--- constraint.sdc ---
create_clock -name core_clock -period 5.16 [get_ports {ip_clock}]
set_input_delay 1.0320 -clock core_clock [delete_from_list [all_inputs] [get_ports {ip_clock}]]
set_output_delay 1.0320 -clock core_clock [all_outputs]
set_load 0.01 [all_outputs]
--- design.v ---
module gain_block( 
	input signed [11:0] ip_data, 
	input ip_clock, 
	input ip_reset, 
	output [11:0] op_data
); 
	parameter signed [11:0] gain = 12'd1024;
	reg signed [11:0] reg_ip_data; 
	always@(posedge ip_clock or negedge ip_reset) begin 
		if(ip_reset == 1'd0) begin 
			reg_ip_data <= 12'd0;
		end else begin  
			reg_ip_data <= ip_data; 
		end 
	end 
	reg signed [11:0] reg_gain;
	wire signed [23:0] wire_gain; 
	assign wire_gain = reg_ip_data * gain;
	always@(posedge ip_clock or negedge ip_reset) begin 
		if(ip_reset == 1'd0) begin 
			reg_gain <= 12'd0;
		end else begin 
			reg_gain <= wire_gain[23:12]; 
		end 
	end 
	assign op_data = reg_gain; 
endmodule 
module abs_block( 
	input signed [11:0] ip_data,
	input ip_clock,
	input ip_reset,
	output [11:0] op_data
); 
	reg signed [11:0] reg_op_abs; 
	always@(posedge ip_clock or negedge ip_reset) begin 
		if(ip_reset == 1'd0) begin 
			reg_op_abs <= 12'd0;
		end else begin 
			if(ip_data < 12'sd0) begin 
				reg_op_abs <= -ip_data;
			end else begin 
				reg_op_abs <= ip_data; 
			end 
		end 
	end 
	assign op_data = reg_op_abs;
endmodule 
module power_estimation(
	input signed [11:0] ip_data,
	input ip_clock,
	input ip_reset,
	output [11:0] op_data
); 
	reg signed [11:0] reg_delay; 
	always@(posedge ip_clock or negedge ip_reset) begin 
		if(ip_reset == 1'd0) begin 
			reg_delay <= 12'd0;
		end else begin 
			reg_delay <= ip_data; 
		end 
	end 
	reg signed [11:0] reg_delay_2; 
	always@(posedge ip_clock or negedge ip_reset) begin 
		if(ip_reset == 1'd0) begin 
			reg_delay_2 <= 12'd0;
		end else begin 
			reg_delay_2 <= reg_delay; 
		end 
	end 
	reg signed [11:0] reg_delay_3; 
	always@(posedge ip_clock or negedge ip_reset) begin 
		if(ip_reset == 1'd0) begin 
			reg_delay_3 <= 12'd0;
		end else begin 
			reg_delay_3 <= reg_delay_2; 
		end 
	end
	reg signed [11:0] reg_delay_4; 
	always@(posedge ip_clock or negedge ip_reset) begin 
		if(ip_reset == 1'd0) begin 
			reg_delay_4 <= 12'd0;
		end else begin 
			reg_delay_4 <= reg_delay_3; 
		end 
	end
	reg signed [11:0] reg_delay_5; 
	always@(posedge ip_clock or negedge ip_reset) begin 
		if(ip_reset == 1'd0) begin 
			reg_delay_5 <= 12'd0;
		end else begin 
			reg_delay_5 <= reg_delay_4; 
		end 
	end
	reg signed [11:0] reg_delay_6; 
	always@(posedge ip_clock or negedge ip_reset) begin 
		if(ip_reset == 1'd0) begin 
			reg_delay_6 <= 12'd0;
		end else begin 
			reg_delay_6 <= reg_delay_5; 
		end 
	end
	reg signed [11:0] reg_delay_7; 
	always@(posedge ip_clock or negedge ip_reset) begin 
		if(ip_reset == 1'd0) begin 
			reg_delay_7 <= 12'd0;
		end else begin 
			reg_delay_7 <= reg_delay_6; 
		end 
	end
	reg signed [11:0] reg_delay_8; 
	always@(posedge ip_clock or negedge ip_reset) begin 
		if(ip_reset == 1'd0) begin 
			reg_delay_8 <= 12'd0;
		end else begin 
			reg_delay_8 <= reg_delay_7; 
		end 
	end
	reg signed [11:0] reg_delay_9; 
	always@(posedge ip_clock or negedge ip_reset) begin 
		if(ip_reset == 1'd0) begin 
			reg_delay_9 <= 12'd0;
		end else begin 
			reg_delay_9 <= reg_delay_8; 
		end 
	end 
	reg signed [11:0] reg_delay_10; 
	always@(posedge ip_clock or negedge ip_reset) begin 
		if(ip_reset == 1'd0) begin 
			reg_delay_10 <= 12'd0;
		end else begin 
			reg_delay_10 <= reg_delay_9; 
		end 
	end
	reg signed [11:0] reg_delay_11; 
	always@(posedge ip_clock or negedge ip_reset) begin 
		if(ip_reset == 1'd0) begin 
			reg_delay_11 <= 12'd0;
		end else begin 
			reg_delay_11 <= reg_delay_10; 
		end 
	end
	reg signed [11:0] reg_delay_12; 
	always@(posedge ip_clock or negedge ip_reset) begin 
		if(ip_reset == 1'd0) begin 
			reg_delay_12 <= 12'd0;
		end else begin 
			reg_delay_12 <= reg_delay_11; 
		end 
	end
	reg signed [11:0] reg_delay_13; 
	always@(posedge ip_clock or negedge ip_reset) begin 
		if(ip_reset == 1'd0) begin 
			reg_delay_13 <= 12'd0;
		end else begin 
			reg_delay_13 <= reg_delay_12; 
		end 
	end
	reg signed [11:0] reg_delay_14; 
	always@(posedge ip_clock or negedge ip_reset) begin 
		if(ip_reset == 1'd0) begin 
			reg_delay_14 <= 12'd0;
		end else begin 
			reg_delay_14 <= reg_delay_13; 
		end 
	end
	reg signed [11:0] reg_delay_15; 
	always@(posedge ip_clock or negedge ip_reset) begin 
		if(ip_reset == 1'd0) begin 
			reg_delay_15 <= 12'd0;
		end else begin 
			reg_delay_15 <= reg_delay_14; 
		end 
	end
	reg signed [11:0] reg_delay_16; 
	always@(posedge ip_clock or negedge ip_reset) begin 
		if(ip_reset == 1'd0) begin 
			reg_delay_16 <= 12'd0;
		end else begin 
			reg_delay_16 <= reg_delay_15; 
		end 
	end 
	reg signed [11:0] reg_delay_17; 
	always@(posedge ip_clock or negedge ip_reset) begin 
		if(ip_reset == 1'd0) begin 
			reg_delay_17 <= 12'd0;
		end else begin 
			reg_delay_17 <= reg_delay_16; 
		end 
	end 
	reg signed [11:0] reg_delay_18; 
	always@(posedge ip_clock or negedge ip_reset) begin 
		if(ip_reset == 1'd0) begin 
			reg_delay_18 <= 12'd0;
		end else begin 
			reg_delay_18 <= reg_delay_17; 
		end 
	end
	reg signed [11:0] reg_delay_19; 
	always@(posedge ip_clock or negedge ip_reset) begin 
		if(ip_reset == 1'd0) begin 
			reg_delay_19 <= 12'd0;
		end else begin 
			reg_delay_19 <= reg_delay_18; 
		end 
	end 
	reg signed [11:0] reg_delay_20; 
	always@(posedge ip_clock or negedge ip_reset) begin 
		if(ip_reset == 1'd0) begin 
			reg_delay_20 <= 12'd0;
		end else begin 
			reg_delay_20 <= reg_delay_19; 
		end 
	end 
	reg signed [11:0] reg_delay_21; 
	always@(posedge ip_clock or negedge ip_reset) begin 
		if(ip_reset == 1'd0) begin 
			reg_delay_21 <= 12'd0;
		end else begin 
			reg_delay_21 <= reg_delay_20; 
		end 
	end
	reg signed [11:0] reg_delay_22; 
	always@(posedge ip_clock or negedge ip_reset) begin 
		if(ip_reset == 1'd0) begin 
			reg_delay_22 <= 12'd0;
		end else begin 
			reg_delay_22 <= reg_delay_21; 
		end 
	end
	reg signed [11:0] reg_delay_23; 
	always@(posedge ip_clock or negedge ip_reset) begin 
		if(ip_reset == 1'd0) begin 
			reg_delay_23 <= 12'd0;
		end else begin 
			reg_delay_23 <= reg_delay_22; 
		end 
	end
	reg signed [11:0] reg_delay_24; 
	always@(posedge ip_clock or negedge ip_reset) begin 
		if(ip_reset == 1'd0) begin 
			reg_delay_24 <= 12'd0;
		end else begin 
			reg_delay_24 <= reg_delay_23; 
		end 
	end
	reg signed [11:0] reg_delay_25; 
	always@(posedge ip_clock or negedge ip_reset) begin 
		if(ip_reset == 1'd0) begin 
			reg_delay_25 <= 12'd0;
		end else begin 
			reg_delay_25 <= reg_delay_24; 
		end 
	end 
	reg signed [11:0] reg_delay_26; 
	always@(posedge ip_clock or negedge ip_reset) begin 
		if(ip_reset == 1'd0) begin 
			reg_delay_26 <= 12'd0;
		end else begin 
			reg_delay_26 <= reg_delay_25; 
		end 
	end 
	reg signed [11:0] reg_delay_27; 
	always@(posedge ip_clock or negedge ip_reset) begin 
		if(ip_reset == 1'd0) begin 
			reg_delay_27 <= 12'd0;
		end else begin 
			reg_delay_27 <= reg_delay_26; 
		end 
	end
	reg signed [11:0] reg_delay_28; 
	always@(posedge ip_clock or negedge ip_reset) begin 
		if(ip_reset == 1'd0) begin 
			reg_delay_28 <= 12'd0;
		end else begin 
			reg_delay_28 <= reg_delay_27; 
		end 
	end 
	reg signed [11:0] reg_delay_29; 
	always@(posedge ip_clock or negedge ip_reset) begin 
		if(ip_reset == 1'd0) begin 
			reg_delay_29 <= 12'd0;
		end else begin 
			reg_delay_29 <= reg_delay_28; 
		end 
	end 
	reg signed [11:0] reg_delay_30; 
	always@(posedge ip_clock or negedge ip_reset) begin 
		if(ip_reset == 1'd0) begin 
			reg_delay_30 <= 12'd0;
		end else begin 
			reg_delay_30 <= reg_delay_29; 
		end 
	end 
	reg signed [11:0] reg_delay_31; 
	always@(posedge ip_clock or negedge ip_reset) begin 
		if(ip_reset == 1'd0) begin 
			reg_delay_31 <= 12'd0;
		end else begin 
			reg_delay_31 <= reg_delay_30; 
		end 
	end 
	reg signed [11:0] reg_sum; 
	wire signed [15:0] wire_sum; 
	assign wire_sum = (ip_data + reg_delay + reg_delay_2 + reg_delay_3 + reg_delay_4 + reg_delay_5 + reg_delay_6 + reg_delay_7 + reg_delay_8 + reg_delay_9 + reg_delay_10
						 + reg_delay_11 + reg_delay_12 + reg_delay_13 + reg_delay_14 + reg_delay_15 + reg_delay_16 + reg_delay_17 + reg_delay_18 + reg_delay_19 + reg_delay_20 
						 + reg_delay_21 + reg_delay_22 + reg_delay_23 + reg_delay_24 + reg_delay_25 + reg_delay_26 + reg_delay_27 + reg_delay_28 + reg_delay_29 + reg_delay_30 + reg_delay_31);
	always@(posedge ip_clock or negedge ip_reset) begin 
		if(ip_reset == 1'd0) begin 
			reg_sum <= 12'd0;
		end else begin 
			reg_sum <= wire_sum[15:4]; 
		end 
	end 
	assign op_data = reg_sum;
endmodule 
module gain_error( 
	input signed [11:0] ip_data, 
	input ip_clock, 
	input ip_reset, 
	output [11:0] op_data
); 
	parameter signed [11:0] reference = 12'd2048; 
	wire signed [11:0] wire_error;  
	reg signed [11:0] reg_error;
	assign wire_error = reference - ip_data;
	always@(posedge ip_clock or negedge ip_reset) begin 
		if(ip_reset == 1'd0) begin 
			reg_error <= 12'd0;
		end else begin 
			reg_error <= wire_error;
		end 
	end 
	assign op_data = reg_error; 
endmodule 
module accumulator( 
	input signed [11:0] ip_data, 
	input ip_clock, 
	input ip_reset, 
	output [11:0] op_data
);  
	reg signed [15:0] reg_sum; 
	reg [4:0] reg_counter;
	always@(posedge ip_clock or negedge ip_reset) begin 
		if(ip_reset == 1'd0) begin 
			reg_sum <= 16'd0; 
			reg_counter <= 5'd0;
		end else begin 
			if(reg_counter == 5'd31) begin 
				reg_sum <= reg_sum;
			end else begin 
				reg_sum <= reg_sum + ip_data; 
			end 
			reg_counter <= reg_counter + 4'd1;
		end 
	end 
	assign op_data = reg_sum[15:4]; 
endmodule 
module product_block(
	input signed [11:0] ip_data, 
	input signed [11:0] ip_data_2,
	input ip_clock, 
	input ip_reset,
	output [11:0] op_data
); 
	reg signed [11:0] reg_product; 
	wire signed [23:0] wire_product; 
	assign wire_product = ip_data * ip_data_2;
	always@(posedge ip_clock or negedge ip_reset) begin 
		if(ip_reset == 1'd0) begin 
			reg_product <= 12'd0;
		end else begin 
			reg_product <= wire_product[23:12]; 
		end 
	end
	assign op_data = reg_product;
endmodule 
module agc_ref_correction(
	input signed [11:0] ip_data, 
	input ip_clock,
	input ip_reset, 
	output [11:0] op_data
); 
	wire signed [11:0] get_op_gain; 
	gain_block gain_block_inst( 
		.ip_data(ip_data), 
		.ip_clock(ip_clock), 
		.ip_reset(ip_reset), 
		.op_data(get_op_gain)
	); 
	wire signed [11:0] get_op_abs; 
	abs_block abs_block_inst(
		.ip_data(get_op_gain), 
		.ip_clock(ip_clock), 
		.ip_reset(ip_reset), 
		.op_data(get_op_abs)
	); 
	wire signed [11:0] get_op_power_est; 
	power_estimation power_estimation_inst( 
		.ip_data(get_op_abs), 
		.ip_clock(ip_clock), 
		.ip_reset(ip_reset), 
		.op_data(get_op_power_est)
	); 
	wire signed [11:0] get_op_gain_error; 
	gain_error gain_error_inst( 
		.ip_data(get_op_power_est), 
		.ip_clock(ip_clock), 
		.ip_reset(ip_reset), 
		.op_data(get_op_gain_error)
	);
	wire signed [11:0] get_op_acc;  
	accumulator accumulator_inst(
		.ip_data(get_op_gain_error), 
		.ip_clock(ip_clock), 
		.ip_reset(ip_reset), 
		.op_data(get_op_acc)
	);
	wire signed [11:0] get_op_product; 
	product_block product_block_inst( 
		.ip_data(ip_data), 
		.ip_data_2(get_op_acc),
		.ip_clock(ip_clock), 
		.ip_reset(ip_reset), 
		.op_data(get_op_product)
	); 
	assign op_data = get_op_product;
endmodule 
--- config.mk ---
export PLATFORM = sky130hd
export DESIGN_NAME = agc_ref_correction
export DESIGN_NICKNAME = agc_ref_correction
export VERILOG_FILES = /design/flow/design.v
export SDC_FILE = /design/flow/constraint.sdc
export NUM_CORES = 4
export LEC_CHECK = 0
export CAP_MARGIN = 20
export CORE_MARGIN = 2
export CORE_UTILIZATION = 67
export SLEW_MARGIN = 20
--- run.sh ---
#!/bin/bash
# the make line also repeats each setting of config.mk as NAME=value (left out here)
make -C /OpenROAD-flow-scripts/flow DESIGN_CONFIG=/design/flow/config.mk WORK_HOME=/design/flow/orfs CLKGATE_MAP_FILE= finish
==> impl_metrics.toml, run 1 <==
# generated from flow reports
[status]
status = "failed layout checks"
so_faults = "negative setup slack"

[worst_setup_path]
startpoint = "power_estimation_inst.reg_delay[0]"
reg2reg_to = "power_estimation_inst.reg_sum[11]"
start_kind = "flip-flop"
r2r.worst_path.cells = 30
worst-path-stages = 30
cp.arrival_ns = 7.64
critPathCapture = "power_estimation_inst.reg_sum[11]"
path_delay_family = "adder cells"
cp_common_cell = "fa_1"
crit_slowest_cell = "fa_1"
r2r_slack_ns = -2.02
end_kind = "flip-flop"
slowest_delay_ns = 0.52
r2r-start = "power_estimation_inst.reg_delay[0]"
critPathKind = "flip-flop to flip-flop"
path_buffers = 3
critPathMaxFanout = 3
cp.required_ns = 5.62

[global_routing]
grtUsageTotal = 0.262
gr-usage-met1 = 0.370
grt_max_degree = 139
use_met3 = 0.0328
first_global_vias = 18000
grt_pass1_wl_um = 89400
grt_antenna_before_repair = 0
grt_busiest_layer = "met2"
overflow = 0
use_met2 = 0.440

[routing]
drtIter0Drc = 703
viasPerCell = 4.98
routed_wl_um = 49500
drc_errors = 0
firstDrtPassIters = 6
detail-route-antenna-nets = 0
routedWlPerCell_um = 16.3
antennaDiodeCount = 0
num_vias = 15100

[worst_hold_path]
hp-class = "flip-flop to flip-flop"
worstHoldStart = "gain_block_inst.reg_ip_data[9]"
min_to = "gain_block_inst.reg_gain[7]"
whs_path_depth = 0

[layout]
final_cells = 3033
syn_to_final_growth_pct = 16.3
finalInstanceArea_um2 = 32800
final_core_util = 0.786
nets = 3084

[run]
tool_warnings = 35
max-cap-violations = 0

[final_timing]
layout_setup_ws_ns = -2.02
tightest_slew_ns = 0.720
fmax_mhz = 139
post-route-period-util = 1.39
hold_viol = 0
fin_tns_setup_ns = -22.66
drv_slew = 0
skew_ns = 0.0122
fin_crit_ns = 7.18
rsz0062_at_grt = "true"
slew_headroom = 0.520
setup_viol = 19

[logic_synthesis]
top_logic_kind = "adder cells"
ys_chip_area_um2 = 28200
ys_sh_mux = 0.00151
yosys-top-cells-count = "624 x inv_1, 501 x fa_1, 461 x dfrtp_1, 119 x nand2_1, 107 x ha_1"
syn_area_um2 = 28200
yosysUniqueCellTypes = 58
edf_count = 0
ys.flop_type = "dfrtp_1"
synth_warnings = 6
yosysTopAreaCell = "dfrtp_1"
ys_sh_adder = 0.403
synthArstFlopShare = 1.00
topCellsByArea = "dfrtp_1 41%, fa_1 36%, inv_1 8.3%"
syn_area_per_cell_um2 = 12.8
ys_ff = 461
most_common_cell = "inv_1"
synthAoiAreaFrac = 0.0248
xor_share = 0.0236
yosys.area_share.simple = 0.0516
top_cell_area_share = 0.409
yosys_cells = 2200
synthCells = 2200
yosysSeqAreaShare = 0.409

[clock_tree]
cts_buffers = 48
cts_sinks = 461
cts_root_buf = "clkbuf_16"
clock_latency_ns = 0.58
cts.clk_slew.worst_paths_ns = 0.06
cts_tree = "built"
clockBufferDepth = 3
h-tree-depth = 2

[die]
die-area_um2 = 43800
die-width_um = 209
fp.coreArea_um2 = 41800
num_rows = 75
boundaryPins = 26
die_y_um = 209
initial_core_util = 0.676

[placement]
portBuffers = 25
dp_slack_ns = -2.27
place_inst = 2935
place.gp.congestion = 0.858
placed_area_um2 = 30700
hpwl_um = 38300
==> per-layer routing <==
metal  up-vias  part of all wire
li1       6900                 -
met1      7981              0.43
met2       170              0.52
met3        64             0.030
met4         0             0.022
met5         -                 0
==> repair_timing <==
| item | in CTS | in global routing |
|---|---|---|
| cloned | 0 | 0 |
| setup buffers | 10 | 8 |
| pin swaps | 36 | 43 |
| endpoints found under the setup margin | 24 | 21 |
| gates resized | 102 | 74 |
| hold buffers | 0 | 0 |
==> layout make-up <==
type / count / area (um2)
inverters: 624 / 2340
fillers: 2553 / 8930
multi-input cells: 1087 / 14700
repair buffers: 240 / 2000
clock buffers: 65 / 1400
well taps: 539 / 674
clock inverters: 17 / 213
flip-flops and latches: 461 / 11500
==> through the flow <==
stage               hold slack, ns
CTS                          0.347
finish                       0.345
detailed placement           0.335
global placement             0.333
floorplan                    0.331
global route                 0.354
==> inputs of run 2 (changes only) <==
- ABC_AREA: not set -> 1
- CELL_PAD_IN_SITES_DETAIL_PLACEMENT: not set -> 0
- CORE_ASPECT_RATIO: not set -> 1.24
- CORE_UTILIZATION: 67 -> 71
- PLACE_DENSITY_LB_ADDON: not set -> 0.27
- SETUP_SLACK_MARGIN: not set -> 1.13
- TNS_END_PERCENT: not set -> 10
- clock period: 5.16 -> 4.46 ns (I/O delays scaled with it)
==> run 2 against run 1 <==
Net effect: still fails the layout checks on negative setup slack; clock skew is 0.011 ns higher; first-iteration DRC count is 48% higher; non-clock buffer count is 6 lower; core utilization is 5.2 points higher; critical endpoint is now power_estimation_inst.reg_sum[6].
==> impl_metrics.toml, run 2 <==
# generated from flow reports
[clock_tree]
ctsHoldBuffers = 0
cts_buffers = 46
cts_sinks = 461
cts_tree = "built"
cts_root_buf = "clkbuf_16"
h-tree-depth = 2
cts.clk_slew.worst_paths_ns = 0.06
clock_latency_ns = 0.61
clockBufferDepth = 3

[logic_synthesis]
synthArstFlopShare = 1.00
synth_warnings = 6
syn_area_um2 = 29200
yosys.area_share.simple = 0.0782
synthCells = 2565
xor_share = 0.0180
ys_ff = 461
syn_area_per_cell_um2 = 11.4
ys.flop_type = "dfrtp_1"
yosys-top-cells-count = "748 x inv_1, 501 x fa_1, 461 x dfrtp_1, 375 x nand2_1, 107 x ha_1"
ys_sh_mux = 0
yosysUniqueCellTypes = 40
top_cell_area_share = 0.395
yosysSeqAreaShare = 0.395
ys_chip_area_um2 = 29200
yosysTopAreaCell = "dfrtp_1"
most_common_cell = "inv_1"
topCellsByArea = "dfrtp_1 39%, fa_1 34%, inv_1 9.6%"
synthAoiAreaFrac = 0.0200
yosys_cells = 2565
top_logic_kind = "adder cells"
edf_count = 0
ys_sh_adder = 0.389

[global_routing]
overflow = 0
use_met3 = 0.0540
grt_antenna_before_repair = 1
use_met2 = 0.610
gr-usage-met1 = 0.400
first_global_vias = 21700
grt_max_degree = 122
grt_pass1_wl_um = 110000
grtUsageTotal = 0.343
grt_busiest_layer = "met2"

[routing]
routed_wl_um = 67000
routedWlPerCell_um = 19.7
detail-route-antenna-nets = 0
antennaDiodeCount = 0
viasPerCell = 5.32
num_vias = 18100
firstDrtPassIters = 8
drtIter0Drc = 1037
drc_errors = 0

[worst_setup_path]
cp_common_cell = "fa_1"
start_kind = "flip-flop"
r2r-start = "power_estimation_inst.reg_delay[2]"
reg2reg_to = "power_estimation_inst.reg_sum[6]"
worst-path-stages = 25
critPathKind = "flip-flop to flip-flop"
critPathCapture = "power_estimation_inst.reg_sum[6]"
slowest_delay_ns = 0.59
path_buffers = 7
critPathMaxFanout = 5
end_kind = "flip-flop"
crit_slowest_cell = "fa_1"
r2r_slack_ns = -2.41
cp.required_ns = 4.94
cp.arrival_ns = 7.35
path_delay_family = "adder cells"
startpoint = "power_estimation_inst.reg_delay[2]"
r2r.worst_path.cells = 25

[die]
num_rows = 82
initial_core_util = 0.722
boundaryPins = 26
die-width_um = 186
fp.coreArea_um2 = 40500
die_y_um = 230
die-area_um2 = 42800

[layout]
syn_to_final_growth_pct = 16.2
finalInstanceArea_um2 = 34000
final_cells = 3401
nets = 3441
fillCellCount = 1991

[final_timing]
layout_setup_ws_ns = -2.41
hold_viol = 0
post-route-period-util = 1.54
skew_ns = 0.0230
tightest_slew_ns = 0.688
fin_tns_setup_ns = -32.95
rsz0062_at_grt = "true"
drv_slew = 0
fmax_mhz = 145
setup_viol = 24
slew_headroom = 0.541
fin_crit_ns = 6.87

[status]
status = "failed layout checks"
so_faults = "negative setup slack"

[placement]
placed_area_um2 = 31800
portBuffers = 25
place_inst = 3310
place.gp.congestion = 0.894
hpwl_um = 47900

[worst_hold_path]
hp-class = "input pin to async pin"

[run]
max-cap-violations = 0
tool_warnings = 33
run 2: per-layer routing:
| metal | share of wire | up-vias | wire [um] |
|---|---|---|---|
| li1 | - | 7843 | - |
| met1 | 0.35 | 9419 | 23800 |
| met2 | 0.55 | 567 | 36600 |
| met3 | 0.040 | 265 | 2680 |
| met4 | 0.060 | 2 | 4020 |
| met5 | 0.00016 | - | 11 |
run 2: stage by stage:
stage               hold slack (ns)  setup WS [ns]   util
floorplan                     0.331          -1.74      -
global placement              0.332          -2.15  0.783
detailed placement            0.335          -2.26  0.783
CTS                           0.325          -2.19  0.832
global route                  0.354          -2.55  0.839
finish                        0.311          -2.41  0.839
run 2: area by class of cell:
| class | count | area, um2 | share of cell area |
|---|---|---|---|
| multi-input combinational | 1323 | 15400 | 0.454 |
| sequential | 461 | 11500 | 0.339 |
| inverter | 753 | 2830 | 0.0832 |
| timing repair buffer | 234 | 1920 | 0.0566 |
| clock buffer | 62 | 1290 | 0.0380 |
| tap | 546 | 683 | 0.0201 |
| clock inverter | 22 | 309 | 0.00909 |
run 2: repair_timing:
item                                    4_1_cts  5_1_grt
gates resized                                63       56
endpoints found under the setup margin       24       24
pin swaps                                     8       16
buffers inserted                              1        6
==> inputs of run 3 (changes only) <==
- CORE_ASPECT_RATIO: 1.24 -> 0.57
- SETUP_SLACK_MARGIN: 1.13 -> not set
- clock period: 4.46 -> 6.01 ns (I/O delays scaled with it)
==> run 3 against run 2 <==
Net effect: the layout still fails its checks (negative setup slack); final cell count shrank 2.8%; non-clock buffer count down 91; core utilization down 3.7 points; global-route usage shrank 2.1 points; via count decreased by 3.7%.
==> impl_metrics.toml, run 3 <==
# generated from flow reports
[layout]
fillCellCount = 2352
syn_to_final_growth_pct = 12.0
final_core_util = 0.802
nets = 3347
final_cells = 3307

[status]
so_faults = "negative setup slack"
status = "failed layout checks"

[worst_setup_path]
crit_slowest_cell = "fa_1"
start_kind = "flip-flop"
startpoint = "power_estimation_inst.reg_delay[2]"
path_delay_family = "adder cells"
worst-path-stages = 29
critPathCapture = "power_estimation_inst.reg_sum[11]"
critPathMaxFanout = 4
end_kind = "flip-flop"
r2r_slack_ns = -0.73
reg2reg_to = "power_estimation_inst.reg_sum[11]"
slowest_delay_ns = 0.52
r2r-start = "power_estimation_inst.reg_delay[2]"
path_buffers = 9
cp.arrival_ns = 7.20
cp.required_ns = 6.47
r2r.worst_path.cells = 29
critPathKind = "flip-flop to flip-flop"

[clock_tree]
cts.clk_slew.worst_paths_ns = 0.07
cts_tree = "built"
clockBufferDepth = 3
cts_sinks = 461
ctsHoldBuffers = 0
cts_root_buf = "clkbuf_16"
clock_latency_ns = 0.58
cts_buffers = 43
h-tree-depth = 2

[final_timing]
slew_headroom = 0.402
fin_crit_ns = 6.74
hold_viol = 0
drv_slew = 0
skew_ns = 0.0221
tightest_slew_ns = 0.897
rsz0062_at_grt = "true"
fmax_mhz = 148
post-route-period-util = 1.12
setup_viol = 12
layout_setup_ws_ns = -0.733

[logic_synthesis]
syn_area_per_cell_um2 = 11.4
syn_area_um2 = 29200
yosys.area_share.simple = 0.0782
yosys-top-cells-count = "748 x inv_1, 501 x fa_1, 461 x dfrtp_1, 375 x nand2_1, 107 x ha_1"
top_cell_area_share = 0.395
yosysTopAreaCell = "dfrtp_1"
synthArstFlopShare = 1.00
synth_warnings = 6
yosysSeqAreaShare = 0.395
most_common_cell = "inv_1"
top_logic_kind = "adder cells"
topCellsByArea = "dfrtp_1 39%, fa_1 34%, inv_1 9.6%"
ys.flop_type = "dfrtp_1"
ys_sh_mux = 0
xor_share = 0.0180
edf_count = 0
yosysUniqueCellTypes = 40
ys_sh_adder = 0.389
ys_ff = 461
ys_chip_area_um2 = 29200
yosys_cells = 2565
synthCells = 2565
synthAoiAreaFrac = 0.0200

[routing]
num_vias = 17400
drc_errors = 0
routedWlPerCell_um = 18.9
firstDrtPassIters = 5
detail-route-antenna-nets = 0
routed_wl_um = 62700
drtIter0Drc = 1491
antennaDiodeCount = 0
viasPerCell = 5.27

[placement]
place.gp.congestion = 0.874
place_inst = 3230
portBuffers = 25
hpwl_um = 48800

[global_routing]
first_global_vias = 19400
grt_antenna_before_repair = 1
grtUsageTotal = 0.323
overflow = 0
grt_pass1_wl_um = 104000
grt_max_degree = 150

[run]
max-cap-violations = 0
tool_warnings = 36

[worst_hold_path]
worstHoldStart = "gain_block_inst.reg_ip_data[5]"
min_to = "gain_block_inst.reg_gain[3]"
whs_path_depth = 0
hp-class = "flip-flop to flip-flop"

[die]
die_y_um = 157
initial_core_util = 0.716
fp.coreArea_um2 = 40800
die-area_um2 = 42900
boundaryPins = 26
die-width_um = 273
num_rows = 56
==> run 3: routing by layer <==
layer	track usage	routed length [um]	share of wire
met1	0.505	28100	0.45
met2	0.479	28400	0.45
met3	0.0735	4890	0.078
met4	0.0610	1280	0.020
met5	0	13	0.00021
==> run 3: repair_timing <==
action,in CTS,in global routing
endpoints found under the setup margin,12,12
resized,28,28
pin swaps,5,6
cloned,0,0
buffers inserted,1,0
==> run 3: stage by stage <==
step | worst slack, ns | area, um2 | setup TNS [ns] | hold slack, ns
after detailed placement | -0.958 | 31100 | -11.68 | 0.336
after global routing | -0.983 | 32800 | -10.30 | 0.356
after global placement | -0.820 | 31100 | -9.05 | 0.332
after floorplan | -0.187 | 29300 | -1.16 | 0.331
final | -0.733 | 32800 | -7.85 | 0.348
after CTS | -0.754 | 32600 | -7.76 | 0.349
==> run 3: area by class of cell <==
cell class / count / area [um2] / area share
multi-input cells: 1323 / 15100 / 0.462
flip-flops and latches: 461 / 11500 / 0.352
clock inverters: 20 / 200 / 0.00611
repair buffers: 143 / 1230 / 0.0376
well taps: 551 / 689 / 0.0210
inverters: 753 / 2830 / 0.0863
clock buffers: 56 / 1150 / 0.0353
==> inputs of run 4 (changes only) <==
- CELL_PAD_IN_SITES_DETAIL_PLACEMENT: 0 -> not set
- CORE_ASPECT_RATIO: 0.57 -> not set
- CORE_UTILIZATION: 71 -> 72
- CTS_CLUSTER_DIAMETER: not set -> 97
- CTS_CLUSTER_SIZE: not set -> 14
- GPL_ROUTABILITY_DRIVEN: not set -> 0
- PLACE_DENSITY_LB_ADDON: 0.27 -> 0.08
- TNS_END_PERCENT: 10 -> not set
- clock period: 6.01 -> 5.5 ns (I/O delays scaled with it)
==> run 4 against run 3 <==
Net effect: still fails the layout checks on negative setup slack; synthesized area unchanged; non-clock buffer count grew 68; maximum frequency up 0.53%; wire length down 5.6%.
==> impl_metrics.toml, run 4 <==
# generated from flow reports
[logic_synthesis]
top_cell_area_share = 0.395
ys_sh_mux = 0
yosys.area_share.simple = 0.0782
synth_warnings = 6
synthAoiAreaFrac = 0.0200
syn_area_per_cell_um2 = 11.4
ys_ff = 461
top_logic_kind = "adder cells"
topCellsByArea = "dfrtp_1 39%, fa_1 34%, inv_1 9.6%"
yosys_cells = 2565
synthArstFlopShare = 1.00
ys.flop_type = "dfrtp_1"
yosysTopAreaCell = "dfrtp_1"
syn_area_um2 = 29200
yosysUniqueCellTypes = 40
yosys-top-cells-count = "748 x inv_1, 501 x fa_1, 461 x dfrtp_1, 375 x nand2_1, 107 x ha_1"
xor_share = 0.0180
ys_chip_area_um2 = 29200
most_common_cell = "inv_1"
yosysSeqAreaShare = 0.395
edf_count = 0
ys_sh_adder = 0.389
synthCells = 2565

[run]
max-cap-violations = 0
tool_warnings = 33

[worst_setup_path]
path_buffers = 5
r2r.worst_path.cells = 25
critPathMaxFanout = 5
cp.arrival_ns = 7.20
cp_common_cell = "fa_1"
slowest_delay_ns = 0.53
critPathKind = "flip-flop to flip-flop"
end_kind = "flip-flop"
startpoint = "abs_block_inst.reg_op_abs[2]"
reg2reg_to = "power_estimation_inst.reg_sum[6]"
cp.required_ns = 6.00
crit_slowest_cell = "fa_1"
r2r-start = "abs_block_inst.reg_op_abs[2]"
path_delay_family = "adder cells"
worst-path-stages = 25
r2r_slack_ns = -1.21
critPathCapture = "power_estimation_inst.reg_sum[6]"
start_kind = "flip-flop"

[placement]
place_inst = 3261
hpwl_um = 45200
dp_slack_ns = -1.17
placed_area_um2 = 31600
portBuffers = 25

[layout]
nets = 3411
fillCellCount = 2075
finalInstanceArea_um2 = 33200
final_core_util = 0.832
final_cells = 3318
syn_to_final_growth_pct = 13.6

[routing]
firstDrtPassIters = 5
detail-route-antenna-nets = 0
num_vias = 17500
viasPerCell = 5.26
routedWlPerCell_um = 17.8
routed_wl_um = 59100
antennaDiodeCount = 0
drc_errors = 0
drtIter0Drc = 1227

[final_timing]
setup_viol = 12
drv_slew = 0
hold_viol = 0
hold_ws_ns = 0.350
fmax_mhz = 149
fin_tns_setup_ns = -13.50
skew_ns = 0.0223
rsz0062_at_grt = "true"
fin_crit_ns = 6.71
tightest_slew_ns = 0.901
layout_setup_ws_ns = -1.21
slew_headroom = 0.399
post-route-period-util = 1.22

[clock_tree]
cts.clk_slew.worst_paths_ns = 0.07
cts_sinks = 461
cts_tree = "built"
clockBufferDepth = 3
h-tree-depth = 2
clock_latency_ns = 0.57
ctsHoldBuffers = 0
cts_root_buf = "clkbuf_16"
cts_buffers = 39

[global_routing]
grt_pass1_wl_um = 100000
first_global_vias = 20200
overflow = 0
grt_max_degree = 126
grtUsageTotal = 0.309
grt_antenna_before_repair = 1

[worst_hold_path]
worstHoldStart = "gain_block_inst.reg_ip_data[3]"
min_to = "gain_block_inst.reg_gain[1]"
hp-class = "flip-flop to flip-flop"
whs_path_depth = 0

[die]
die-width_um = 206
die_y_um = 206
initial_core_util = 0.733
fp.coreArea_um2 = 39900
die-area_um2 = 42200
num_rows = 73
boundaryPins = 26

[status]
status = "failed layout checks"
so_faults = "negative setup slack"
## run 4: per-layer routing
metal / track usage / up-vias / wire length (um)
met5: 0 / - / 0
met4: 0.109 / 0 / 2190
met3: 0.0413 / 161 / 2560
met2: 0.534 / 462 / 31300
met1: 0.411 / 9077 / 23100
li1: - / 7752 / -
## run 4: final cells by class
cell class	instances	area (um2)	share of cell area
well taps	525	657	0.0198
repair buffers	211	1760	0.0531
inverters	753	2830	0.0852
flip-flops and latches	461	11500	0.347
multi-input cells	1323	15400	0.463
clock inverters	4	42.5	0.00128
clock buffers	41	1000	0.0302
## run 4: timing repair
item,in CTS,in global routing
setup endpoints to repair,14,23
setup buffers,3,10
gates resized,57,60
pin swaps,10,16
==> inputs of run 5 (changes only) <==
- CTS_CLUSTER_DIAMETER: 97 -> not set
- CTS_CLUSTER_SIZE: 14 -> 10
- GPL_ROUTABILITY_DRIVEN: 0 -> not set
- PLACE_DENSITY: not set -> 0.6
- PLACE_DENSITY_LB_ADDON: 0.08 -> not set
- SETUP_SLACK_MARGIN: not set -> 1.21
- TNS_END_PERCENT: not set -> 5
- clock period: 5.5 -> 4.44 ns (I/O delays scaled with it)
==> run 5 against run 4 <==
Net effect: the layout still fails its checks (negative setup slack); non-clock buffer count increased by 27; critical path depth decreased by 1; maximum frequency decreased by 0.80%; wire length increased by 6.8%; worst setup slack got worse by 1.1 ns; final cell count increased by 1.4%; hold slack got worse by 0.018 ns; sequential cell count unchanged; sequential share of layout area decreased by 0.45 points; first-iteration DRC count decreased by 18%; critical path type unchanged.
==> impl_metrics.toml, run 5 <==
# generated from flow reports
[status]
status = "failed layout checks"
so_faults = "negative setup slack"

[clock_tree]
clockBufferDepth = 3
cts.clk_slew.worst_paths_ns = 0.06
ctsHoldBuffers = 0
h-tree-depth = 2
clock_latency_ns = 0.60
cts_sinks = 461
cts_buffers = 53
cts_tree = "built"
cts_root_buf = "clkbuf_16"

[global_routing]
first_global_vias = 21100
grt_pass1_wl_um = 107000
grt_antenna_before_repair = 0
grt_max_degree = 114
overflow = 0
grtUsageTotal = 0.334

[worst_setup_path]
critPathKind = "flip-flop to flip-flop"
cp_cell_sequence = "ha_2, nand2_1, nor2_1, nand3_1, nand3_1, xor2_1, inv_1, fa_1, inv_1, fa_1, fa_1, fa_1, fa_1, fa_1, inv_1, fa_2, fa_2, ha_4, buf_4, nand2_1, o21ai_0, a21oi_1, nand3_1, nand2_1"
reg2reg_to = "power_estimation_inst.reg_sum[10]"
r2r.worst_path.cells = 24
cp.required_ns = 4.92
end_kind = "flip-flop"
startpoint = "power_estimation_inst.reg_delay[8]"
path_buffers = 4
path_delay_family = "adder cells"
cp.arrival_ns = 7.25
worst-path-stages = 24
slowest_delay_ns = 0.53
start_kind = "flip-flop"
crit_slowest_cell = "fa_2"
critPathCapture = "power_estimation_inst.reg_sum[10]"
r2r_slack_ns = -2.32
critPathMaxFanout = 5
r2r-start = "power_estimation_inst.reg_delay[8]"
cp_common_cell = "fa_1"

[routing]
num_vias = 17600
firstDrtPassIters = 5
viasPerCell = 5.24
routedWlPerCell_um = 18.8
detail-route-antenna-nets = 0
drc_errors = 0
routed_wl_um = 63100
antennaDiodeCount = 0
drtIter0Drc = 1003

[logic_synthesis]
ys.flop_type = "dfrtp_1"
topCellsByArea = "dfrtp_1 39%, fa_1 34%, inv_1 9.6%"
synthCells = 2565
yosys_cells = 2565
most_common_cell = "inv_1"
xor_share = 0.0180
top_cell_area_share = 0.395
ys_sh_mux = 0
yosysUniqueCellTypes = 40
top_logic_kind = "adder cells"
synth_warnings = 6
synthArstFlopShare = 1.00
syn_area_um2 = 29200
ys_ff = 461
edf_count = 0
yosysSeqAreaShare = 0.395
yosys-top-cells-count = "748 x inv_1, 501 x fa_1, 461 x dfrtp_1, 375 x nand2_1, 107 x ha_1"
yosys.area_share.simple = 0.0782
synthAoiAreaFrac = 0.0200
yosysTopAreaCell = "dfrtp_1"
ys_sh_adder = 0.389
syn_area_per_cell_um2 = 11.4
ys_chip_area_um2 = 29200

[final_timing]
slew_headroom = 0.393
hold_viol = 0
fmax_mhz = 148
skew_ns = 0.0151
fin_tns_setup_ns = -32.44
layout_setup_ws_ns = -2.32
setup_viol = 24
tightest_slew_ns = 0.910
rsz0062_at_grt = "true"
fin_crit_ns = 6.76
post-route-period-util = 1.52
drv_slew = 0

[die]
boundaryPins = 26
initial_core_util = 0.733
die_y_um = 206
die-width_um = 206
die-area_um2 = 42200
num_rows = 73
fp.coreArea_um2 = 39900

[layout]
fillCellCount = 1998
syn_to_final_growth_pct = 15.1
finalInstanceArea_um2 = 33700
nets = 3452

[placement]
placed_area_um2 = 31800
hpwl_um = 46400
portBuffers = 25
place.gp.congestion = 0.885

[run]
max-cap-violations = 0
tool_warnings = 33

[worst_hold_path]
hp-class = "input pin to async pin"
==> run 5: what timing repair did <==
action / CTS / global route
setup buffers: 2 / 0
resized: 47 / 36
pin swaps: 17 / 13
endpoints found under the setup margin: 24 / 24
==> run 5: through the flow <==
stage	util	cells	setup slack, ns	hold WS (ns)
after floorplan	-	2566	-1.76	0.331
after global placement	0.797	3298	-2.14	0.332
after detailed placement	0.797	3298	-2.25	0.336
after CTS	0.839	3363	-2.18	0.348
after global routing	0.843	3363	-2.48	0.352
final	0.843	3363	-2.32	0.332
==> run 5: final cells by class <==
| class | count | area (um2) | area share |
|---|---|---|---|
| multi-input combinational | 1323 | 15300 | 0.453 |
| inverter | 753 | 2830 | 0.0840 |
| clock inverter | 4 | 38.8 | 0.00115 |
| tap | 525 | 657 | 0.0195 |
| timing repair buffer | 238 | 1990 | 0.0590 |
| clock buffer | 59 | 1360 | 0.0404 |
| sequential | 461 | 11500 | 0.343 |
==> run 5: routing by layer <==
layer / track usage / wire length, um
met4: 0.118 / 2260
met2: 0.592 / 33900
met5: 0 / 0
met3: 0.0410 / 2170
met1: 0.431 / 24800
==> inputs of run 6 (changes only) <==
- CTS_CLUSTER_DIAMETER: not set -> 370
- CTS_CLUSTER_SIZE: 10 -> 14
- PLACE_DENSITY: 0.6 -> not set
- PLACE_DENSITY_LB_ADDON: not set -> 0.08
- SETUP_SLACK_MARGIN: 1.21 -> 1.76
- TNS_END_PERCENT: 5 -> not set
- clock period: 4.44 -> 6.0 ns (I/O delays scaled with it)
==> run 6 against run 5 <==
Net effect: still fails the layout checks on negative setup slack; clock skew is 0.0068 ns higher; maximum frequency is 2.0% higher; wire length shrank 3.7%; synthesized cell count did not move; non-clock buffer count down 74; via count fell by 1.5%; count of clock-buffer cells in the layout is 19 lower; core utilization fell by 0.12 points; highest routed layer unchanged; final cell count shrank 2.9%.
==> impl_metrics.toml, run 6 <==
# generated from flow reports
[status]
status = "failed layout checks"
so_faults = "negative setup slack"

[worst_setup_path]
end_kind = "flip-flop"
r2r-start = "power_estimation_inst.reg_delay[2]"
cp.required_ns = 6.45
critPathMaxFanout = 3
reg2reg_to = "power_estimation_inst.reg_sum[11]"
start_kind = "flip-flop"
critPathCapture = "power_estimation_inst.reg_sum[11]"
critPathKind = "flip-flop to flip-flop"
path_delay_family = "adder cells"
cp_common_cell = "fa_1"
worst-path-stages = 27
startpoint = "power_estimation_inst.reg_delay[2]"
r2r_slack_ns = -0.63
crit_slowest_cell = "fa_1"
slowest_delay_ns = 0.54
cp.arrival_ns = 7.08
path_buffers = 5
r2r.worst_path.cells = 27

[clock_tree]
cts_tree = "built"
cts_buffers = 38
cts_root_buf = "clkbuf_16"
clock_latency_ns = 0.57
h-tree-depth = 2
clockBufferDepth = 3
cts.clk_slew.worst_paths_ns = 0.06
cts_sinks = 461

[final_timing]
slew_headroom = 0.326
post-route-period-util = 1.10
rsz0062_at_grt = "true"
fmax_mhz = 151
layout_setup_ws_ns = -0.626
hold_ws_ns = 0.348
fin_crit_ns = 6.63
tightest_slew_ns = 1.01
skew_ns = 0.0220
hold_viol = 0
setup_viol = 12
drv_slew = 0
fin_tns_setup_ns = -6.46

[routing]
routed_wl_um = 60800
num_vias = 17400
top_layer_used = "met4"
firstDrtPassIters = 5
viasPerCell = 5.31
drtIter0Drc = 1078
drc_errors = 0
detail-route-antenna-nets = 0
routedWlPerCell_um = 18.6
dr_wl_met3_um = 2520
wl_met1_um = 23700
antennaDiodeCount = 0
wl_met2_um = 32800

[logic_synthesis]
syn_area_um2 = 29200
syn_area_per_cell_um2 = 11.4
synthAoiAreaFrac = 0.0200
most_common_cell = "inv_1"
ys_sh_adder = 0.389
topCellsByArea = "dfrtp_1 39%, fa_1 34%, inv_1 9.6%"
yosysUniqueCellTypes = 40
yosysTopAreaCell = "dfrtp_1"
edf_count = 0
ys_chip_area_um2 = 29200
synthArstFlopShare = 1.00
yosys.area_share.simple = 0.0782
ys_sh_mux = 0
top_cell_area_share = 0.395
synth_warnings = 6
xor_share = 0.0180
ys_ff = 461
yosys-top-cells-count = "748 x inv_1, 501 x fa_1, 461 x dfrtp_1, 375 x nand2_1, 107 x ha_1"
synthCells = 2565
ys.flop_type = "dfrtp_1"
yosys_cells = 2565
yosysSeqAreaShare = 0.395
top_logic_kind = "adder cells"

[worst_hold_path]
worstHoldStart = "gain_block_inst.reg_ip_data[8]"
hp-class = "flip-flop to flip-flop"
min_to = "gain_block_inst.reg_gain[6]"
whs_path_depth = 0

[run]
tool_warnings = 33
max-cap-violations = 0

[placement]
place.gp.congestion = 0.878
portBuffers = 25
hpwl_um = 44400

[layout]
nets = 3363
final_core_util = 0.842
syn_to_final_growth_pct = 14.9

[die]
die-area_um2 = 42200
fp.coreArea_um2 = 39900
boundaryPins = 26
die-width_um = 206
initial_core_util = 0.733
num_rows = 73
die_y_um = 206

[global_routing]
overflow = 0
grt_pass1_wl_um = 103000
first_global_vias = 20200
grt_max_degree = 131
grtUsageTotal = 0.319
grt_antenna_before_repair = 0
[run 6: cell type report]
type / count / area (um2)
Clock buffer: 40 / 980
Clock inverter: 1 / 8.76
Fill cell: 1977 / 6300
Inverter: 753 / 2840
Multi-Input combinational cell: 1323 / 16000
Sequential cell: 461 / 11500
Tap cell: 525 / 657
Timing Repair Buffer: 164 / 1580
[run 6: routing by layer]
| layer | GRT usage | vias up |
|---|---|---|
| met5 | 0 | - |
| met4 | 0.0976 | 0 |
| met3 | 0.0401 | 163 |
| met2 | 0.562 | 468 |
| met1 | 0.421 | 9099 |
| li1 | - | 7633 |
[run 6: timing repair]
action                                  in CTS  in global routing
gates resized                              202                 99
pin swaps                                   94                 76
endpoints found under the setup margin      24                 24
setup buffers                               23                 16
cloned                                       5                  0
hold buffers                                 0                  0
[run 6: stage by stage]
step                instances  setup slack, ns  instance area, um2
floorplan                2566           -0.188               29800
global placement         3182           -0.534               31300
detailed placement       3182           -0.692               31300
CTS                      3251           -0.608               33100
global route             3267           -0.886               33600
finish                   3267           -0.626               33600
==> inputs of run 7 (changes only) <==
- ABC_AREA: 1 -> not set
- CORE_UTILIZATION: 72 -> 70
- CTS_CLUSTER_DIAMETER: 370 -> not set
- CTS_CLUSTER_SIZE: 14 -> not set
- PLACE_DENSITY: not set -> 0.6
- PLACE_DENSITY_LB_ADDON: 0.08 -> not set
- SETUP_SLACK_MARGIN: 1.76 -> not set
- clock period: 6.0 -> 6.24 ns (I/O delays scaled with it)
==> run 7 against run 6 <==
Net effect: still fails the layout checks on negative setup slack; synthesized cell count decreased by 14%; die size decreased by 0.71%; non-clock buffer count decreased by 19; via count decreased by 14%; worst setup slack got worse by 0.40 ns; sequential share of layout area increased by 1.7 points; maximum frequency decreased by 8.8%; synthesized area decreased by 3.5%; critical path type unchanged.
==> impl_metrics.toml, run 7 <==
# generated from flow reports
[status]
status = "failed layout checks"
so_faults = "negative setup slack"

[worst_hold_path]
worstHoldStart = "gain_block_inst.reg_ip_data[8]"
whs_path_depth = 0
hp-class = "flip-flop to flip-flop"
min_to = "gain_block_inst.reg_gain[6]"

[global_routing]
first_global_vias = 18100
grt_antenna_before_repair = 0
grtUsageTotal = 0.278
overflow = 0
grt_pass1_wl_um = 89400
grt_max_degree = 148

[run]
tool_warnings = 37
max-cap-violations = 0

[final_timing]
hold_viol = 0
rsz0062_at_grt = "true"
setup_viol = 12
slew_headroom = 0.364
drv_slew = 0
tightest_slew_ns = 0.954
layout_setup_ws_ns = -1.02
skew_ns = 0.0108
post-route-period-util = 1.16
hold_ws_ns = 0.347
fmax_mhz = 138
fin_crit_ns = 7.26

[layout]
register_area_um2 = 11500
nets = 2989
logic_area_um2 = 14600
fillCellCount = 2265
finalInstanceArea_um2 = 32000
syn_to_final_growth_pct = 13.2

[logic_synthesis]
synth_warnings = 6
yosysUniqueCellTypes = 58
edf_count = 0
synthArstFlopShare = 1.00
yosysSeqAreaShare = 0.409
yosys-top-cells-count = "624 x inv_1, 501 x fa_1, 461 x dfrtp_1, 119 x nand2_1, 107 x ha_1"
yosys_cells = 2200
yosys.area_share.simple = 0.0516
synthAoiAreaFrac = 0.0248
syn_area_per_cell_um2 = 12.8
ys_sh_mux = 0.00151
top_logic_kind = "adder cells"
synthCells = 2200
ys.flop_type = "dfrtp_1"
yosysTopAreaCell = "dfrtp_1"
ys_ff = 461
syn_area_um2 = 28200
top_cell_area_share = 0.409
ys_chip_area_um2 = 28200
topCellsByArea = "dfrtp_1 41%, fa_1 36%, inv_1 8.3%"
ys_sh_adder = 0.403
xor_share = 0.0236
most_common_cell = "inv_1"

[worst_setup_path]
r2r.worst_path.cells = 31
path_delay_family = "adder cells"
worst-path-stages = 31
r2r_slack_ns = -1.02
r2r-start = "abs_block_inst.reg_op_abs[0]"
cp.arrival_ns = 7.77
cp.required_ns = 6.74
start_kind = "flip-flop"
critPathMaxFanout = 3
cp_common_cell = "fa_1"
reg2reg_to = "power_estimation_inst.reg_sum[11]"
crit_slowest_cell = "fa_1"
slowest_delay_ns = 0.51
path_buffers = 8
end_kind = "flip-flop"
startpoint = "abs_block_inst.reg_op_abs[0]"
critPathKind = "flip-flop to flip-flop"
critPathCapture = "power_estimation_inst.reg_sum[11]"

[placement]
placed_area_um2 = 29900
place.gp.congestion = 0.832
portBuffers = 25
hpwl_um = 37600

[die]
boundaryPins = 26
die_y_um = 205
num_rows = 73
die-width_um = 205
fp.coreArea_um2 = 39700
initial_core_util = 0.710
die-area_um2 = 41900

[clock_tree]
cts_tree = "built"
clockBufferDepth = 3
clock_latency_ns = 0.58
cts_root_buf = "clkbuf_16"
h-tree-depth = 2
ctsHoldBuffers = 0
cts_buffers = 48
cts_sinks = 461
cts.clk_slew.worst_paths_ns = 0.06

[routing]
routedWlPerCell_um = 17.3
antennaDiodeCount = 0
viasPerCell = 5.12
num_vias = 15000
firstDrtPassIters = 5
routed_wl_um = 50600
drtIter0Drc = 850
drc_errors = 0
detail-route-antenna-nets = 0
[run 7: cell type report]
type                    count  share of cell area
multi-input cells        1087               0.457
flip-flops and latches    461               0.361
inverters                 624              0.0733
clock buffers              69              0.0435
repair buffers            145              0.0383
well taps                 525              0.0206
clock inverters            16             0.00662
[run 7: timing repair]
action                     CTS  global route
setup buffers                8             6
pin swaps                    6            30
setup endpoints to repair   13            16
gates resized               35            55
[run 7: routing by layer]
layer,part of all wire,wire (um),GRT usage
met5,0,0,0
met4,0.032,1600,0.0927
met3,0.032,1600,0.0353
met2,0.52,26400,0.471
met1,0.42,21000,0.380
[run 7: stage by stage]
step / setup TNS [ns] / utilization / setup slack, ns / cells
after floorplan: -3.47 / - / -0.627 / 2201
after global placement: -10.90 / 0.753 / -0.998 / 2832
after detailed placement: -12.54 / 0.753 / -1.13 / 2832
after CTS: -9.58 / 0.798 / -1.04 / 2925
after global routing: -13.15 / 0.804 / -1.31 / 2927
final: -10.06 / 0.804 / -1.02 / 2927
==> inputs of run 8 (changes only) <==
- ABC_AREA: not set -> 1
- CORE_UTILIZATION: 70 -> 72
- CTS_CLUSTER_SIZE: not set -> 79
- PLACE_DENSITY: 0.6 -> not set
- PLACE_DENSITY_LB_ADDON: not set -> 0.01
- SETUP_SLACK_MARGIN: not set -> -0.22
==> run 8 against run 7 <==
Net effect: the layout still fails its checks (negative setup slack); die size up 0.71%; largest cell class unchanged; critical endpoint is now power_estimation_inst.reg_sum[7]; critical path type unchanged; via count up 14%; highest routed layer unchanged.
==> impl_metrics.toml, run 8 <==
# generated from flow reports
[status]
status = "failed layout checks"
so_faults = "negative setup slack"

[layout]
syn_to_final_growth_pct = 13.1
final_core_util = 0.828
final_cells = 3277
finalInstanceArea_um2 = 33100
nets = 3335

[final_timing]
skew_ns = 0.0217
setup_viol = 12
post-route-period-util = 1.11
hold_viol = 0
layout_setup_ws_ns = -0.706
rsz0062_at_grt = "true"
slew_headroom = 0.364
fmax_mhz = 144
drv_slew = 0
hold_ws_ns = 0.346
tightest_slew_ns = 0.954
fin_crit_ns = 6.95

[global_routing]
grtUsageTotal = 0.318
first_global_vias = 20200
grt_pass1_wl_um = 103000
overflow = 0
grt_max_degree = 179
grt_antenna_before_repair = 0

[worst_setup_path]
path_delay_family = "adder cells"
r2r-start = "abs_block_inst.reg_op_abs[0]"
r2r.worst_path.cells = 30
slowest_delay_ns = 0.54
critPathMaxFanout = 4
end_kind = "flip-flop"
critPathCapture = "power_estimation_inst.reg_sum[7]"
reg2reg_to = "power_estimation_inst.reg_sum[7]"
startpoint = "abs_block_inst.reg_op_abs[0]"
critPathKind = "flip-flop to flip-flop"
cp.arrival_ns = 7.46
r2r_slack_ns = -0.71
crit_slowest_cell = "fa_1"
start_kind = "flip-flop"
cp.required_ns = 6.75
worst-path-stages = 30
path_buffers = 10
cp_common_cell = "fa_1"

[clock_tree]
cts_sinks = 461
clockBufferDepth = 3
clock_latency_ns = 0.61
cts_buffers = 48
cts_root_buf = "clkbuf_16"
cts_tree = "built"
ctsHoldBuffers = 0
cts.clk_slew.worst_paths_ns = 0.07
h-tree-depth = 2

[die]
die-area_um2 = 42200
num_rows = 73
fp.coreArea_um2 = 39900
boundaryPins = 26
die_y_um = 206
die-width_um = 206
initial_core_util = 0.733

[logic_synthesis]
yosysUniqueCellTypes = 40
most_common_cell = "inv_1"
yosysSeqAreaShare = 0.395
ys_sh_adder = 0.389
yosys_cells = 2565
top_cell_area_share = 0.395
xor_share = 0.0180
synth_warnings = 6
ys_sh_mux = 0
edf_count = 0
top_logic_kind = "adder cells"
synthCells = 2565
synthAoiAreaFrac = 0.0200
ys.flop_type = "dfrtp_1"
syn_area_per_cell_um2 = 11.4
ys_chip_area_um2 = 29200
yosysTopAreaCell = "dfrtp_1"
topCellsByArea = "dfrtp_1 39%, fa_1 34%, inv_1 9.6%"
synthArstFlopShare = 1.00
syn_area_um2 = 29200
yosys-top-cells-count = "748 x inv_1, 501 x fa_1, 461 x dfrtp_1, 375 x nand2_1, 107 x ha_1"
ys_ff = 461
yosys.area_share.simple = 0.0782

[run]
max-cap-violations = 0
tool_warnings = 32

[routing]
routed_wl_um = 60700
routedWlPerCell_um = 18.5
drc_errors = 0
antennaDiodeCount = 0
drtIter0Drc = 1160
num_vias = 17200
detail-route-antenna-nets = 0
firstDrtPassIters = 5
viasPerCell = 5.24

[worst_hold_path]
min_to = "gain_block_inst.reg_gain[2]"
hp-class = "flip-flop to flip-flop"
whs_path_depth = 0
worstHoldStart = "gain_block_inst.reg_ip_data[4]"

[placement]
portBuffers = 25
placed_area_um2 = 30800
place_inst = 3180
hpwl_um = 43200
place.gp.congestion = 0.879
## run 8: cell type report
cell class | count | area (um2)
clock inverters | 18 | 235
repair buffers | 126 | 1070
well taps | 525 | 657
multi-input cells | 1323 | 15300
flip-flops and latches | 461 | 11500
fillers | 2041 | 6850
inverters | 753 | 2830
clock buffers | 71 | 1390
## run 8: through the flow
stage          setup TNS (ns)  setup WS, ns
2_1_floorplan          -0.104       -0.0910
3_5_place_dp            -4.69        -0.524
6_report                -6.38        -0.706
4_1_cts                 -3.24        -0.389
3_3_place_gp            -3.41        -0.360
5_1_grt                 -8.31        -0.886
## run 8: repair_timing
action / in CTS / in global routing
pin swaps: 41 / 24
endpoints found under the setup margin: 12 / 12
hold endpoints to repair: 0 / 0
setup buffers: 12 / 8
gates resized: 87 / 38
## run 8: routing by layer
layer | GRT usage | share of wire
met4 | 0.114 | 0.037
met1 | 0.419 | 0.39
met3 | 0.0374 | 0.035
met2 | 0.555 | 0.54
met5 | 0 | 0
==> inputs of run 9 (changes only) <==
- CAP_MARGIN: 20 -> 40
- CTS_CLUSTER_SIZE: 79 -> 15
- HOLD_SLACK_MARGIN: not set -> 0.29
- PLACE_DENSITY: not set -> 0.79
- PLACE_DENSITY_LB_ADDON: 0.01 -> not set
- SETUP_SLACK_MARGIN: -0.22 -> -0.48
- clock period: 6.24 -> 6.72 ns (I/O delays scaled with it)
==> run 9 against run 8 <==
Net effect: the layout still fails its checks (negative setup slack); maximum frequency down 0.47%; wire length fell by 2.8%; register-to-register slack gained 0.45 ns; die size did not move; hold slack better by 0.0018 ns; critical endpoint is now power_estimation_inst.reg_sum[11]; non-clock buffer count fell by 77; first-iteration DRC count shrank 3.3%; synthesized area did not move; global-route usage decreased by 0.32 points.
==> impl_metrics.toml, run 9 <==
# generated from flow reports
[logic_synthesis]
ys.flop_type = "dfrtp_1"
xor_share = 0.0180
yosys_cells = 2565
yosys.area_share.simple = 0.0782
synthArstFlopShare = 1.00
top_cell_area_share = 0.395
ys_sh_mux = 0
ys_sh_adder = 0.389
yosysUniqueCellTypes = 40
topCellsByArea = "dfrtp_1 39%, fa_1 34%, inv_1 9.6%"
ys_ff = 461
synth_warnings = 6
yosysSeqAreaShare = 0.395
synthCells = 2565
synthAoiAreaFrac = 0.0200
yosysTopAreaCell = "dfrtp_1"
edf_count = 0
ys_chip_area_um2 = 29200
syn_area_um2 = 29200
most_common_cell = "inv_1"
syn_area_per_cell_um2 = 11.4
yosys-top-cells-count = "748 x inv_1, 501 x fa_1, 461 x dfrtp_1, 375 x nand2_1, 107 x ha_1"
top_logic_kind = "adder cells"

[worst_setup_path]
cp.arrival_ns = 7.46
reg2reg_to = "power_estimation_inst.reg_sum[11]"
path_delay_family = "adder cells"
critPathKind = "flip-flop to flip-flop"
cp_common_cell = "fa_1"
end_kind = "flip-flop"
r2r.worst_path.cells = 26
path_buffers = 4
critPathCapture = "power_estimation_inst.reg_sum[11]"
critPathMaxFanout = 5
startpoint = "abs_block_inst.reg_op_abs[3]"
r2r-start = "abs_block_inst.reg_op_abs[3]"
slowest_delay_ns = 0.54
worst-path-stages = 26
r2r_slack_ns = -0.26
cp.required_ns = 7.21
crit_slowest_cell = "fa_1"
start_kind = "flip-flop"

[final_timing]
layout_setup_ws_ns = -0.259
tightest_slew_ns = 0.975
setup_viol = 9
slew_headroom = 0.350
skew_ns = 0.0237
post-route-period-util = 1.04
fin_crit_ns = 6.98
drv_slew = 0
fmax_mhz = 143
hold_viol = 0

[run]
max-cap-violations = 0
tool_warnings = 32

[layout]
syn_to_final_growth_pct = 9.60
final_core_util = 0.803
finalInstanceArea_um2 = 32000
nets = 3259
final_cells = 3203

[placement]
dp_slack_ns = -0.0721
hpwl_um = 43100
place.gp.congestion = 0.870
place_inst = 3111
placed_area_um2 = 30300
portBuffers = 25

[clock_tree]
cts_tree = "built"
cts_sinks = 461
ctsHoldBuffers = 0
clock_latency_ns = 0.61
cts_root_buf = "clkbuf_16"
cts_buffers = 49
clockBufferDepth = 3
h-tree-depth = 2
cts.clk_slew.worst_paths_ns = 0.06

[routing]
wl_met2_um = 31200
num_vias = 16700
viasPerCell = 5.23
antennaDiodeCount = 0
dr_wl_met3_um = 2350
drc_errors = 0
firstDrtPassIters = 5
top_layer_used = "met4"
wl_met1_um = 23300
routed_wl_um = 59000
drtIter0Drc = 1122
routedWlPerCell_um = 18.4
detail-route-antenna-nets = 0

[die]
num_rows = 73
fp.coreArea_um2 = 39900
boundaryPins = 26
die_y_um = 206
die-area_um2 = 42200
die-width_um = 206
initial_core_util = 0.733

[status]
so_faults = "negative setup slack"
status = "failed layout checks"

[worst_hold_path]
hp-class = "flip-flop to flip-flop"
whs_path_depth = 0
min_to = "gain_block_inst.reg_gain[9]"
worstHoldStart = "gain_block_inst.reg_ip_data[11]"

[global_routing]
grt_antenna_before_repair = 0
grt_pass1_wl_um = 101000
grt_max_degree = 175
grtUsageTotal = 0.315
first_global_vias = 19700
overflow = 0
[run 9: area by class of cell]
cell class	count	area, um2
multi-input combinational	1323	14800
sequential	461	11500
fill	2212	7870
inverter	753	2830
clock buffer	74	1490
tap	525	657
timing repair buffer	49	460
clock inverter	18	280
[run 9: stage by stage]
step,setup TNS (ns),hold slack (ns)
global placement,0,0.333
CTS,-1.01,0.348
global route,-4.33,0.350
detailed placement,-0.0835,0.336
floorplan,0,0.331
finish,-1.31,0.348
[run 9: timing repair]
item,in CTS,in global routing
resized,0,6
buffers inserted,0,0
endpoints found under the setup margin,0,4
[run 9: routing by layer]
layer,GRT usage,up-vias
li1,-,7491
met1,0.411,8724
met2,0.547,375
met3,0.0451,146
met4,0.114,0
met5,0,-
